// md5_iter
module md5_iter(output wire [127:0] digest_o, output reg valid, output reg [63:0] value, input clk, rst, input [63:0] message, input new_message);
Size in the first run: about 3800 cells after synthesis, ~330 flip-flops, ~260 I/O pins, roughly 28000 um2 of cells after synthesis.
export LEC_CHECK = 0
export CAP_MARGIN = 20
export CORE_MARGIN = 2
export CORE_UTILIZATION = 57
export CTS_CLUSTER_SIZE = 53
export SLEW_MARGIN = 25
create_clock -name core_clock -period 5.47 [get_ports {clk}]
run.sh (not shown) runs the stock make flow with config.mk's settings and CLKGATE_MAP_FILE=.
The starting point never finished: it broke off in global routing, error GRT-0232.
Next try:
- CORE_UTILIZATION: 57 -> 40
- CTS_CLUSTER_DIAMETER: unset -> 103
- CTS_CLUSTER_SIZE: 53 -> unset
- MAX_ROUTING_LAYER: unset -> met4
- PLACE_DENSITY: unset -> 0.51
- SLEW_MARGIN: 25 -> 20
- clock period: 5.47 -> 10.0 ns (I/O delays scaled with it)
Now the flow went through all stages and came out clean; die size rose by about 40%; area after synthesis is unchanged; synthesized cell count is unchanged.

========
md5_iter again, from the RTL that the note above started with.
export LEC_CHECK = 0
export CAP_MARGIN = 15
export CELL_PAD_IN_SITES_DETAIL_PLACEMENT = 0
export CELL_PAD_IN_SITES_GLOBAL_PLACEMENT = 3
export CORE_ASPECT_RATIO = 1.46
export CORE_MARGIN = 2
export CORE_UTILIZATION = 40
export CTS_CLUSTER_DIAMETER = 289
export CTS_CLUSTER_SIZE = 86
export GPL_ROUTABILITY_DRIVEN = 0
export GPL_TIMING_DRIVEN = 0
export MAX_ROUTING_LAYER = met4
export MIN_ROUTING_LAYER = met2
export PLACE_DENSITY_LB_ADDON = 0.22
export SLEW_MARGIN = 40
create_clock -name core_clock -period 10.0 [get_ports {clk}]
The first run died in global placement (3_3_place_gp) on FLW-0024.
Edit:
CAP_MARGIN = 20   (was 15)
CELL_PAD_IN_SITES_DETAIL_PLACEMENT = 2   (was 0)
CELL_PAD_IN_SITES_GLOBAL_PLACEMENT = default   (was 3)
CORE_ASPECT_RATIO = 0.57   (was 1.46)
CTS_CLUSTER_DIAMETER = 103   (was 289)
CTS_CLUSTER_SIZE = 93   (was 86)
GPL_TIMING_DRIVEN = default   (was 0)
HOLD_SLACK_MARGIN = 0.05   (was default)
MIN_ROUTING_LAYER = default   (was met2)
PLACE_DENSITY = 0.51   (was default)
PLACE_DENSITY_LB_ADDON = default   (was 0.22)
SLEW_MARGIN = 15   (was 40)
After rerunning: With this change the flow did not get past clock tree synthesis (4_1_cts). Die size barely changes. Synthesized area does not change. Synthesized cell count does not change.
Edit:
CELL_PAD_IN_SITES_DETAIL_PLACEMENT = default   (was 2)
CORE_ASPECT_RATIO = default   (was 0.57)
CTS_CLUSTER_DIAMETER = default   (was 103)
CTS_CLUSTER_SIZE = default   (was 93)
GPL_ROUTABILITY_DRIVEN = default   (was 0)
HOLD_SLACK_MARGIN = default   (was 0.05)
MAX_ROUTING_LAYER = default   (was met4)
PLACE_DENSITY = default   (was 0.51)
SLEW_MARGIN = 20   (was 15)
=>
- The changed run finished with timing, DRC and antenna clean
- synthesized cell count stays the same
- area after synthesis is unchanged
- die area is about the same

========
md5_iter again, from the RTL that the note above started with.
// md5_iter
module md5_iter(output wire [127:0] digest_o, output reg valid, output reg [63:0] value, input clk, rst, input [63:0] message, input new_message);
	reg [1:0] round;
	reg [3:0] phase;
	reg [127:0] digest;
	wire [511:0] padded_message;
	reg [127:0] current_state;
	wire [127:0] next_state;
	reg idle;
	always @ (posedge clk) begin
		if( rst ) begin
			round <= 2'd0;
			phase <= 4'd0;
			valid <= 1'b0;
			current_state <= {32'h67452301, 32'hefcdab89, 32'h98badcfe, 32'h10325476};
			digest <= 128'd0;
			value <= 128'd0;
			idle <= 1'b1;
		end
		else begin
			if( idle ) begin
				round <= 2'd0;
				phase <= 4'd0;
				current_state <= {32'h67452301, 32'hefcdab89, 32'h98badcfe, 32'h10325476};
				idle <= ~new_message;
				if( new_message ) begin
					value <= message;
					valid <= 1'b0;
					digest <= 128'd0;
				end
			end
			else begin
				phase <= phase + 4'd1;
				if( phase == 4'd15 ) begin
					round <= round + 2'd1;
					if( round == 2'd3 ) begin
						valid <= 1'b1;
						digest <= {next_state[127:96]+32'h67452301, next_state[95:64]+32'hefcdab89,  next_state[63:32]+32'h98badcfe, next_state[31:0]+32'h10325476};
						idle <= 1'b1;
					end
				end
  ...
clock: 7.45 ns
lec_check: 0
abc_area: 1
cap_margin: 20
cell_pad_in_sites_global_placement: 0
core_margin: 2
core_utilization: 58
gpl_routability_driven: 1
gpl_timing_driven: 1
max_routing_layer: met5
setup_slack_margin: 1.06
slew_margin: 20
The starting point aborted during 5_1_grt.
Edit:
ABC_AREA = not set   (was 1)
CELL_PAD_IN_SITES_GLOBAL_PLACEMENT = not set   (was 0)
CORE_UTILIZATION = 52   (was 58)
CTS_CLUSTER_SIZE = 98   (was not set)
GPL_ROUTABILITY_DRIVEN = not set   (was 1)
GPL_TIMING_DRIVEN = not set   (was 1)
MAX_ROUTING_LAYER = not set   (was met5)
SETUP_SLACK_MARGIN = not set   (was 1.06)
clock period = 8.02 ns   (was 7.45 ns; I/O delays follow)
Outcome: The new run ran to the end with violations: negative setup slack. Die size rises by 15%. Area after synthesis rises by about 3%. Synthesized cell count falls by 14%.

========
Starting RTL as in the previous note.
Settings: LEC_CHECK=0, ABC_AREA=1, CAP_MARGIN=20, CELL_PAD_IN_SITES_GLOBAL_PLACEMENT=0, CORE_MARGIN=2, CORE_UTILIZATION=46, GPL_ROUTABILITY_DRIVEN=1, GPL_TIMING_DRIVEN=0, MAX_ROUTING_LAYER=met5, PLACE_DENSITY=0.72, SETUP_SLACK_MARGIN=-0.63, SLEW_MARGIN=20; clock period 7.45 ns.
The baseline reached the layout checks and failed them: setup timing.
Next try:
--- a/flow/config.mk
+++ b/flow/config.mk
@@ -9,10 +9,11 @@
 export CAP_MARGIN = 20
 export CELL_PAD_IN_SITES_GLOBAL_PLACEMENT = 0
-export CORE_MARGIN = 2
-export CORE_UTILIZATION = 46
+export CORE_MARGIN = 4
+export CORE_UTILIZATION = 70
+export CTS_CLUSTER_SIZE = 27
 export GPL_ROUTABILITY_DRIVEN = 1
-export GPL_TIMING_DRIVEN = 0
+export GPL_TIMING_DRIVEN = 1
 export MAX_ROUTING_LAYER = met5
-export PLACE_DENSITY = 0.72
-export SETUP_SLACK_MARGIN = -0.63
+export PLACE_DENSITY_LB_ADDON = 0.08
+export SETUP_SLACK_MARGIN = 1.06
 export SLEW_MARGIN = 20
==> flow/constraint.sdc (replaced) <==
create_clock -name core_clock -period 6.64 [get_ports {clk}]
set_input_delay 1.3280 -clock core_clock [delete_from_list [all_inputs] [get_ports {clk}]]
set_output_delay 1.3280 -clock core_clock [all_outputs]
set_load 0.01 [all_outputs]
This time the run ended with an error in clock tree synthesis with DPL-0038.
Area after synthesis stays the same.
Die size goes down by 31%.
Synthesized cell count is unchanged.
Next try:
==> flow/config.mk (replaced) <==
export PLATFORM = sky130hd
export DESIGN_NAME = md5_iter
export DESIGN_NICKNAME = md5_iter
export VERILOG_FILES = /design/flow/design.v
export SDC_FILE = /design/flow/constraint.sdc
export NUM_CORES = 4
export LEC_CHECK = 0
export ABC_AREA = 1
export CAP_MARGIN = 20
export CELL_PAD_IN_SITES_GLOBAL_PLACEMENT = 2
export CORE_MARGIN = 2
export CORE_UTILIZATION = 33
export GPL_ROUTABILITY_DRIVEN = 1
export GPL_TIMING_DRIVEN = 0
export MAX_ROUTING_LAYER = met5
export PLACE_DENSITY = 0.72
export SETUP_SLACK_MARGIN = 1.06
export SLEW_MARGIN = 20
==> flow/constraint.sdc (replaced) <==
create_clock -name core_clock -period 7.45 [get_ports {clk}]
set_input_delay 1.4900 -clock core_clock [delete_from_list [all_inputs] [get_ports {clk}]]
set_output_delay 1.4900 -clock core_clock [all_outputs]
set_load 0.01 [all_outputs]
This time the run produced a layout that fails on setup timing. Synthesized area does not change. Die size came out higher by well over a third. Synthesized cell count is unchanged.
Next try:
==> flow/config.mk (replaced) <==
export PLATFORM = sky130hd
export DESIGN_NAME = md5_iter
export DESIGN_NICKNAME = md5_iter
export VERILOG_FILES = /design/flow/design.v
export SDC_FILE = /design/flow/constraint.sdc
export NUM_CORES = 4
export LEC_CHECK = 0
export CAP_MARGIN = 20
export CORE_MARGIN = 2
export CORE_UTILIZATION = 55
export CTS_CLUSTER_SIZE = 61
export SLEW_MARGIN = 20
==> flow/constraint.sdc (replaced) <==
create_clock -name core_clock -period 8.45 [get_ports {clk}]
set_input_delay 1.6900 -clock core_clock [delete_from_list [all_inputs] [get_ports {clk}]]
set_output_delay 1.6900 -clock core_clock [all_outputs]
set_load 0.01 [all_outputs]
Result: The changed run completed, yet does not pass: setup timing. Count of clock-buffer cells in the layout came out lower by 9. Core utilization came out higher by 33 points. Via count came out higher by 7.9%. Cell count came out lower by 11%. Design area came out higher by 6.2%. Hold slack is worse by 0.0078 ns. Wire length came out lower by 8.0%.

========
Starting RTL as in the previous note.
clock: 5.88 ns
lec_check: 0
cap_margin: 20
core_aspect_ratio: 0.5
core_margin: 2
core_utilization: 72
cts_cluster_diameter: 369
cts_cluster_size: 98
slew_margin: 20
tns_end_percent: 5
The first run died in detailed placement (DPL-0033).
Next try:
- CORE_ASPECT_RATIO: 0.5 -> unset
- CORE_UTILIZATION: 72 -> 40
- CTS_CLUSTER_DIAMETER: 369 -> unset
- CTS_CLUSTER_SIZE: 98 -> unset
- SETUP_SLACK_MARGIN: unset -> -0.05
- TNS_END_PERCENT: 5 -> unset
- clock period: 5.88 -> 9.85 ns (I/O delays scaled with it)
With this change the flow completed with no timing, DRC or antenna violations.
Die area rises by 78%.
Area after synthesis is unchanged.
Synthesized cell count stays the same.

========
md5_iter again, from the RTL that the note above started with.
clock: 8.02 ns
lec_check: 0
cap_margin: 20
core_margin: 2
core_utilization: 72
cts_cluster_diameter: 369
cts_cluster_size: 98
slew_margin: 20
The starting point stopped in 4_1_cts on DPL-0038.
Rerun with:
ABC_AREA = 1   (was default)
CORE_ASPECT_RATIO = 0.5   (was default)
CTS_CLUSTER_DIAMETER = 398   (was 369)
PLACE_DENSITY = 0.37   (was default)
SETUP_SLACK_MARGIN = 1.69   (was default)
SLEW_MARGIN = 40   (was 20)
TNS_END_PERCENT = 10   (was default)
clock period = 5.8 ns   (was 8.02 ns; I/O delays follow)
What happened: Now the flow never finished: it broke off in 3_5_place_dp; die area goes down by about 2.7%; synthesized area goes down by about 3%; synthesized cell count goes up by 16%.
Rerun with:
PLACE_DENSITY = default   (was 0.37)
=> The new run stopped in 3_5_place_dp. Die area stays the same. Synthesized cell count stays the same. Area after synthesis is unchanged.
Rerun with:
ABC_AREA = default   (was 1)
CORE_ASPECT_RATIO = default   (was 0.5)
CORE_UTILIZATION = 40   (was 72)
CTS_CLUSTER_DIAMETER = default   (was 398)
CTS_CLUSTER_SIZE = default   (was 98)
SETUP_SLACK_MARGIN = default   (was 1.69)
SLEW_MARGIN = 20   (was 40)
TNS_END_PERCENT = default   (was 10)
clock period = 9.85 ns   (was 5.8 ns; I/O delays follow)
The new run produced a clean layout.
Area after synthesis goes up by a few percent.
Synthesized cell count went down by roughly a tenth.
Die size climbs by well over a third.
